## PWM_duty_cycle
module PWM_duty_cycle (
    input clk,            
    input rst,            
    input pwm_in,         
    output reg [7:0] duty_cycle   
);
    reg [15:0] high_count, total_count;   
    reg pwm_prev;        
    reg update_flag;     
    reg first_period;    
    always @(posedge clk or posedge rst) begin
        if (rst) begin
            high_count <= 0;
            total_count <= 0;
            duty_cycle <= 0;
            pwm_prev <= 0;
            update_flag <= 0;
            first_period <= 1;   
        end else begin
            total_count <= total_count + 1;
            if (pwm_in) high_count <= high_count + 1;
            if (pwm_prev && ~pwm_in) begin
                if (!first_period && total_count > 0) begin
                    duty_cycle <= (high_count * 100) / total_count;   
                end
                first_period <= 0;   
                high_count <= 0;
                total_count <= 0;
            end
            pwm_prev <= pwm_in;   
        end
    end
endmodule
Settings: LEC_CHECK=0, CAP_MARGIN=20, CELL_PAD_IN_SITES_DETAIL_PLACEMENT=0, CELL_PAD_IN_SITES_GLOBAL_PLACEMENT=0, CORE_MARGIN=2, CORE_UTILIZATION=24, CTS_CLUSTER_SIZE=43, MIN_ROUTING_LAYER=met1, PLACE_DENSITY_LB_ADDON=0.09, SETUP_SLACK_MARGIN=0.82, SLEW_MARGIN=20, TNS_END_PERCENT=5; clock period 62.0 ns.
run.sh (not shown) runs the stock make flow with config.mk's settings and CLKGATE_MAP_FILE=.
The first run produced a layout that fails on negative setup slack.
Edit:
--- a/flow/config.mk
+++ b/flow/config.mk
@@ -10,9 +10,11 @@
 export CELL_PAD_IN_SITES_GLOBAL_PLACEMENT = 0
 export CORE_MARGIN = 2
-export CORE_UTILIZATION = 24
+export CORE_UTILIZATION = 32
+export CTS_CLUSTER_DIAMETER = 159
 export CTS_CLUSTER_SIZE = 43
+export GPL_TIMING_DRIVEN = 0
 export MIN_ROUTING_LAYER = met1
 export PLACE_DENSITY_LB_ADDON = 0.09
 export SETUP_SLACK_MARGIN = 0.82
 export SLEW_MARGIN = 20
-export TNS_END_PERCENT = 5
+export TNS_END_PERCENT = 35
The new run finished with negative setup slack left.
Core utilization went up by 4.6 points.
Cell area went down by 16%.
Setup slack loses 9700 ps.
Die area went down by 25%.
Critical path depth went up by 68.
Flip-flop count is unchanged.
Final cell count went down by 21%.
Edit:
==> flow/config.mk (replaced) <==
export PLATFORM = sky130hd
export DESIGN_NAME = PWM_duty_cycle
export DESIGN_NICKNAME = PWM_duty_cycle
export VERILOG_FILES = /design/flow/design.v
export SDC_FILE = /design/flow/constraint.sdc
export NUM_CORES = 4
export LEC_CHECK = 0
export CAP_MARGIN = 20
export CORE_MARGIN = 2
export CORE_UTILIZATION = 40
export SLEW_MARGIN = 20
==> flow/constraint.sdc (replaced) <==
create_clock -name core_clock -period 110.0 [get_ports {clk}]
set_input_delay 22.0000 -clock core_clock [delete_from_list [all_inputs] [get_ports {clk}]]
set_output_delay 22.0000 -clock core_clock [all_outputs]
set_load 0.01 [all_outputs]
- With this change the flow produced a clean layout
- routed wire length is lower by 14%
- worst setup slack improved by 41000 ps
- final area is lower by 24%
- maximum frequency is lower by about 7%
- area after synthesis does not change
- synthesized cell count stays the same
- utilization is lower by 2.6 points
- final cell count is lower by about 17%
- register-to-register slack improved by 41000 ps
Edit:
--- a/flow/config.mk
+++ b/flow/config.mk
@@ -7,5 +7,10 @@
 export LEC_CHECK = 0
 export CAP_MARGIN = 20
+export CELL_PAD_IN_SITES_GLOBAL_PLACEMENT = 2
+export CORE_ASPECT_RATIO = 0.73
 export CORE_MARGIN = 2
-export CORE_UTILIZATION = 40
-export SLEW_MARGIN = 20
+export CORE_UTILIZATION = 68
+export PLACE_DENSITY_LB_ADDON = 0.05
+export SETUP_SLACK_MARGIN = -2.0
+export SLEW_MARGIN = 15
+export TNS_END_PERCENT = 45
Outcome:
- The new run did not get past global placement without I/O (3_1_place_gp_skip_io) on FLW-0024
- synthesized cell count stays the same
- synthesized area does not change
- die size decreases by 41%
Edit:
==> flow/config.mk (replaced) <==
export PLATFORM = sky130hd
export DESIGN_NAME = PWM_duty_cycle
export DESIGN_NICKNAME = PWM_duty_cycle
export VERILOG_FILES = /design/flow/design.v
export SDC_FILE = /design/flow/constraint.sdc
export NUM_CORES = 4
export LEC_CHECK = 0
export CAP_MARGIN = 20
export CORE_ASPECT_RATIO = 0.5
export CORE_MARGIN = 2
export CORE_UTILIZATION = 32
export CTS_CLUSTER_DIAMETER = 248
export CTS_CLUSTER_SIZE = 10
export PLACE_DENSITY_LB_ADDON = 0.05
export SLEW_MARGIN = 20
export TNS_END_PERCENT = 10
Result: This time the run produced a clean layout; die size is higher by well over a third; synthesized area does not change; synthesized cell count does not change.
Edit:
==> flow/config.mk (replaced) <==
export PLATFORM = sky130hd
export DESIGN_NAME = PWM_duty_cycle
export DESIGN_NICKNAME = PWM_duty_cycle
export VERILOG_FILES = /design/flow/design.v
export SDC_FILE = /design/flow/constraint.sdc
export NUM_CORES = 4
export LEC_CHECK = 0
export CAP_MARGIN = 20
export CORE_MARGIN = 2
export CORE_UTILIZATION = 68
export SLEW_MARGIN = 5
export TNS_END_PERCENT = 70
Sequential share of layout area is about the same.
Final area decreases by 3.5%.
Via count increases by 3.6%.
Hold slack improved by 13 ps.
Sequential cell count stays the same.
Routed wire length decreases by 14%.
Non-clock buffer count decreases by 27.
Global-route usage increases by 20 points.
Critical path depth decreases by 16.
Clock-buffer cell count decreases by 1.
